==> flow/design.v <==
module fifo #(parameter WIDTH = 592, DEPTH = 4) (
    input  logic                 clk,
    input  logic                 rst_n,
    input  logic                 pop,
    input  logic                 push,
    input  logic [WIDTH-1:0]     write_data,
    output logic [WIDTH-1:0]     read_data,
    output logic                 fifo_full,
    output logic                 fifo_empty
);
    logic [WIDTH-1:0] buffer [0:DEPTH-1];
    logic [$clog2(DEPTH)-1:0] read_pointer, write_pointer;
    logic [$clog2(DEPTH):0]   count;
    assign fifo_empty = (count == 0);
    assign fifo_full  = (count == DEPTH);
    assign read_data = buffer[read_pointer];
    always_ff @(posedge clk or negedge rst_n) begin
        if (!rst_n)
            count <= 0;
        else if (push && !fifo_full && !(pop && !fifo_empty))
            count <= count + 1;
        else if (pop && !fifo_empty && !(push && !fifo_full))
            count <= count - 1;
    end
    always_ff @(posedge clk or negedge rst_n) begin
        if (!rst_n) begin
            write_pointer <= 0;
            for (int k = 0; k < DEPTH; k++)
                buffer[k] <= 0;
        end 
        else if (push && !fifo_full) begin
            buffer[write_pointer] <= write_data;
            if (write_pointer == DEPTH-1)
                write_pointer <= 0;          
            else
                write_pointer <= write_pointer + 1;
        end
    end
    always_ff @(posedge clk or negedge rst_n) begin
        if (!rst_n) begin
            read_pointer <= 0;
        end
        else if (pop && !fifo_empty) begin
            if (read_pointer == DEPTH-1)
                read_pointer <= 0;           
            else
                read_pointer <= read_pointer + 1;
        end
    end
endmodule
module header_parser (
	input  logic         clk,
	input  logic         rst_n,
	input  logic         beat_valid,    
	input  logic [7:0]   beat_data,
	input  logic         beat_last,     
	output logic         meta_valid,    
	output logic [367:0] metadata
	);
localparam HDR_BYTES = 48;
logic [7:0]  hdr [0:HDR_BYTES-1];
logic [15:0] byte_cnt;                      
always_ff @(posedge clk or negedge rst_n) begin
	if (!rst_n) begin
		byte_cnt <= 0;
		for (int k = 0; k < HDR_BYTES; k++)
			hdr[k] <= 0;
	end
	else if (beat_valid) begin
		if (beat_last) begin
			byte_cnt <= 0;
			for (int k = 0; k < HDR_BYTES; k++)
				hdr[k] <= 0;
		end
		else begin
			for (int k = 0; k < HDR_BYTES; k++)
				if (byte_cnt == k)
					hdr[k] <= beat_data;
			if (byte_cnt != 16'hFFFF)
				byte_cnt <= byte_cnt + 1;
		end
	end
end
logic [7:0] h [0:HDR_BYTES-1];
genvar i;
generate
	for (i = 0; i < HDR_BYTES; i++) begin : BYPASS
		assign h[i] = (beat_valid && byte_cnt == i) ? beat_data : hdr[i];
	end
endgenerate
logic [47:0]  dest_mac, src_mac;
logic [15:0]  eth_type, total_length;
logic [3:0]   version, ihl;
logic [7:0]   protocol;
logic [31:0]  src_ip, dest_ip;
logic [111:0] payload;
logic [15:0]  pkt_bytes;
logic [15:0]  csum;
logic [15:0]  flags;
assign dest_mac     = {h[0], h[1], h[2], h[3], h[4], h[5]};
assign src_mac      = {h[6], h[7], h[8], h[9], h[10], h[11]};
assign eth_type     = {h[12], h[13]};
assign version      = h[14][7:4];
assign ihl          = h[14][3:0];
assign total_length = {h[16], h[17]};
assign protocol     = h[23];
assign src_ip       = {h[26], h[27], h[28], h[29]};
assign dest_ip      = {h[30], h[31], h[32], h[33]};
generate
	for (i = 0; i < 14; i++) begin : PAY
		assign payload[8*i +: 8] = h[34+i];
	end
endgenerate
assign pkt_bytes = (byte_cnt == 16'hFFFF) ? 16'hFFFF : byte_cnt + 16'd1;
logic [19:0] word_sum;
logic [16:0] fold1;
always_comb begin
	word_sum = 0;
	for (int w = 0; w < 10; w++)
		word_sum = word_sum + {4'b0, h[14+2*w], h[15+2*w]};
end
assign fold1 = {1'b0, word_sum[15:0]} + {13'b0, word_sum[19:16]};
assign csum  = fold1[15:0] + {15'b0, fold1[16]};
logic is_ipv4, is_ipv6, is_short, csum_ok, len_ok;
assign is_ipv4  = (eth_type == 16'h0800);
assign is_ipv6  = (eth_type == 16'h86DD);
assign is_short = (pkt_bytes < HDR_BYTES);
assign csum_ok  = is_ipv4 && (version == 4'd4) && (ihl == 4'd5) && (csum == 16'hFFFF);
assign len_ok   = is_ipv4 && ({1'b0, total_length} + 17'd14 == {1'b0, pkt_bytes});
assign flags    = {11'b0, len_ok, csum_ok, is_short, is_ipv6, is_ipv4};
assign meta_valid = beat_valid && beat_last;
assign metadata   = {flags, csum, pkt_bytes, payload, dest_ip, src_ip,
                     protocol, total_length, version, ihl, eth_type,
                     src_mac, dest_mac};
endmodule
module packet_parser (
	input  logic         clk,
	input  logic         rst_n,       
	input  logic         s_tvalid,
	input  logic [7:0]   s_tdata,
	input  logic         s_tlast,
	output logic         s_tready,
	output logic         m_tvalid,
	input  logic         m_tready,
	output logic [367:0] m_tdata
	);
localparam METADATA_WIDTH = 368;
logic                      fifo_full, fifo_empty;
logic                      push;
logic [METADATA_WIDTH-1:0] write_data;
assign s_tready = !fifo_full;
header_parser parser (
	.clk        (clk),
	.rst_n      (rst_n),
	.beat_valid (s_tvalid && s_tready),
	.beat_data  (s_tdata),
	.beat_last  (s_tlast),
	.meta_valid (push),
	.metadata   (write_data)
);
fifo #(.WIDTH(METADATA_WIDTH), .DEPTH(4)) meta_fifo (
	.clk        (clk),
	.rst_n      (rst_n),
	.pop        (m_tready),
	.push       (push),
	.write_data (write_data),
	.read_data  (m_tdata),
	.fifo_full  (fifo_full),
	.fifo_empty (fifo_empty)
);
assign m_tvalid = !fifo_empty;
endmodule
make LEC_CHECK=0 ABC_AREA=1 CAP_MARGIN=20 CELL_PAD_IN_SITES_DETAIL_PLACEMENT=0 CELL_PAD_IN_SITES_GLOBAL_PLACEMENT=2 CORE_ASPECT_RATIO=1.85 CORE_MARGIN=8 CORE_UTILIZATION=40 CTS_CLUSTER_DIAMETER=145 GPL_ROUTABILITY_DRIVEN=1 GPL_TIMING_DRIVEN=0 HOLD_SLACK_MARGIN=0.09 MIN_ROUTING_LAYER=met2 PLACE_DENSITY_LB_ADDON=0.03 SETUP_SLACK_MARGIN=-0.9 SLEW_MARGIN=20 TNS_END_PERCENT=5 finish   # period 13.5 ns
run.sh (not shown) runs the stock make flow with config.mk's settings and CLKGATE_MAP_FILE=.
The first run completed, yet does not pass: negative setup slack.
Rerun with:
CELL_PAD_IN_SITES_DETAIL_PLACEMENT = not set   (was 0)
CELL_PAD_IN_SITES_GLOBAL_PLACEMENT = not set   (was 2)
CORE_ASPECT_RATIO = not set   (was 1.85)
CORE_MARGIN = 2   (was 8)
CORE_UTILIZATION = 62   (was 40)
CTS_CLUSTER_DIAMETER = 372   (was 145)
GPL_ROUTABILITY_DRIVEN = not set   (was 1)
GPL_TIMING_DRIVEN = not set   (was 0)
HOLD_SLACK_MARGIN = not set   (was 0.09)
MIN_ROUTING_LAYER = not set   (was met2)
PLACE_DENSITY = 0.6   (was not set)
PLACE_DENSITY_LB_ADDON = not set   (was 0.03)
SETUP_SLACK_MARGIN = 0.69   (was -0.9)
TNS_END_PERCENT = not set   (was 5)
clock period = 7.39 ns   (was 13.5 ns; I/O delays follow)
=> The changed run produced a layout that fails on negative setup slack. Total power grows by 69%. Combinational power rose by about 60%. Final area goes up by 0.32%.
Rerun with:
ABC_AREA = 0   (was 1)
CAP_MARGIN = 40   (was 20)
CELL_PAD_IN_SITES_GLOBAL_PLACEMENT = 0   (was not set)
CORE_ASPECT_RATIO = 0.86   (was not set)
CORE_UTILIZATION = 72   (was 62)
CTS_CLUSTER_DIAMETER = 356   (was 372)
CTS_CLUSTER_SIZE = 15   (was not set)
HOLD_SLACK_MARGIN = 0.29   (was not set)
PLACE_DENSITY = not set   (was 0.6)
PLACE_DENSITY_LB_ADDON = 0.02   (was not set)
SETUP_SLACK_MARGIN = 1.92   (was 0.69)
SLEW_MARGIN = 5   (was 20)
TNS_END_PERCENT = 5   (was not set)
Effect:
- The changed run completed and failed the layout checks on negative setup slack
- synthesized cell count is lower by 18%
- power is lower by 38%
- utilization is higher by 10 points
- cell count is lower by 18%
- combinational power is lower by 59%
- sequential power is lower by 24%
Rerun with:
ABC_AREA = not set   (was 0)
CAP_MARGIN = 20   (was 40)
CELL_PAD_IN_SITES_DETAIL_PLACEMENT = 2   (was not set)
CELL_PAD_IN_SITES_GLOBAL_PLACEMENT = 2   (was 0)
CORE_ASPECT_RATIO = 1.85   (was 0.86)
CORE_UTILIZATION = 40   (was 72)
CTS_CLUSTER_DIAMETER = 145   (was 356)
CTS_CLUSTER_SIZE = not set   (was 15)
HOLD_SLACK_MARGIN = 0.09   (was 0.29)
PLACE_DENSITY_LB_ADDON = not set   (was 0.02)
SETUP_SLACK_MARGIN = 0.26   (was 1.92)
SLEW_MARGIN = 20   (was 5)
TNS_END_PERCENT = 10   (was 5)
clock period = 13.5 ns   (was 7.39 ns; I/O delays follow)
=> The changed run passed the timing, DRC and antenna checks; sequential cell count is unchanged; setup slack is better by 4.4 ns; final cell count climbs by 11%; power drops by 39%; die size climbs by 79%; routed wire length climbs by 23%; area after synthesis is unchanged; design area climbs by 1.4%; global-route usage drops by 14 points.
Rerun with:
ABC_AREA = 0   (was not set)
CELL_PAD_IN_SITES_DETAIL_PLACEMENT = not set   (was 2)
CELL_PAD_IN_SITES_GLOBAL_PLACEMENT = 0   (was 2)
CORE_ASPECT_RATIO = not set   (was 1.85)
CORE_UTILIZATION = 66   (was 40)
CTS_CLUSTER_DIAMETER = 234   (was 145)
HOLD_SLACK_MARGIN = not set   (was 0.09)
SETUP_SLACK_MARGIN = not set   (was 0.26)
TNS_END_PERCENT = 95   (was 10)
clock period = 3.25 ns   (was 13.5 ns; I/O delays follow)
=> This time the run completed, yet does not pass: negative setup slack; wire length decreases by about a fifth; utilization increases by 36 points; setup slack gets worse by 8.7 ns; die size decreases by well over a third; power increases to 4.4 times its value; non-clock buffer count increases by 744; clock power increases to 4.0 times its value; hold slack gets worse by 0.059 ns; via count increases by a little under a tenth.
Power and IR drop assume default switching activity.
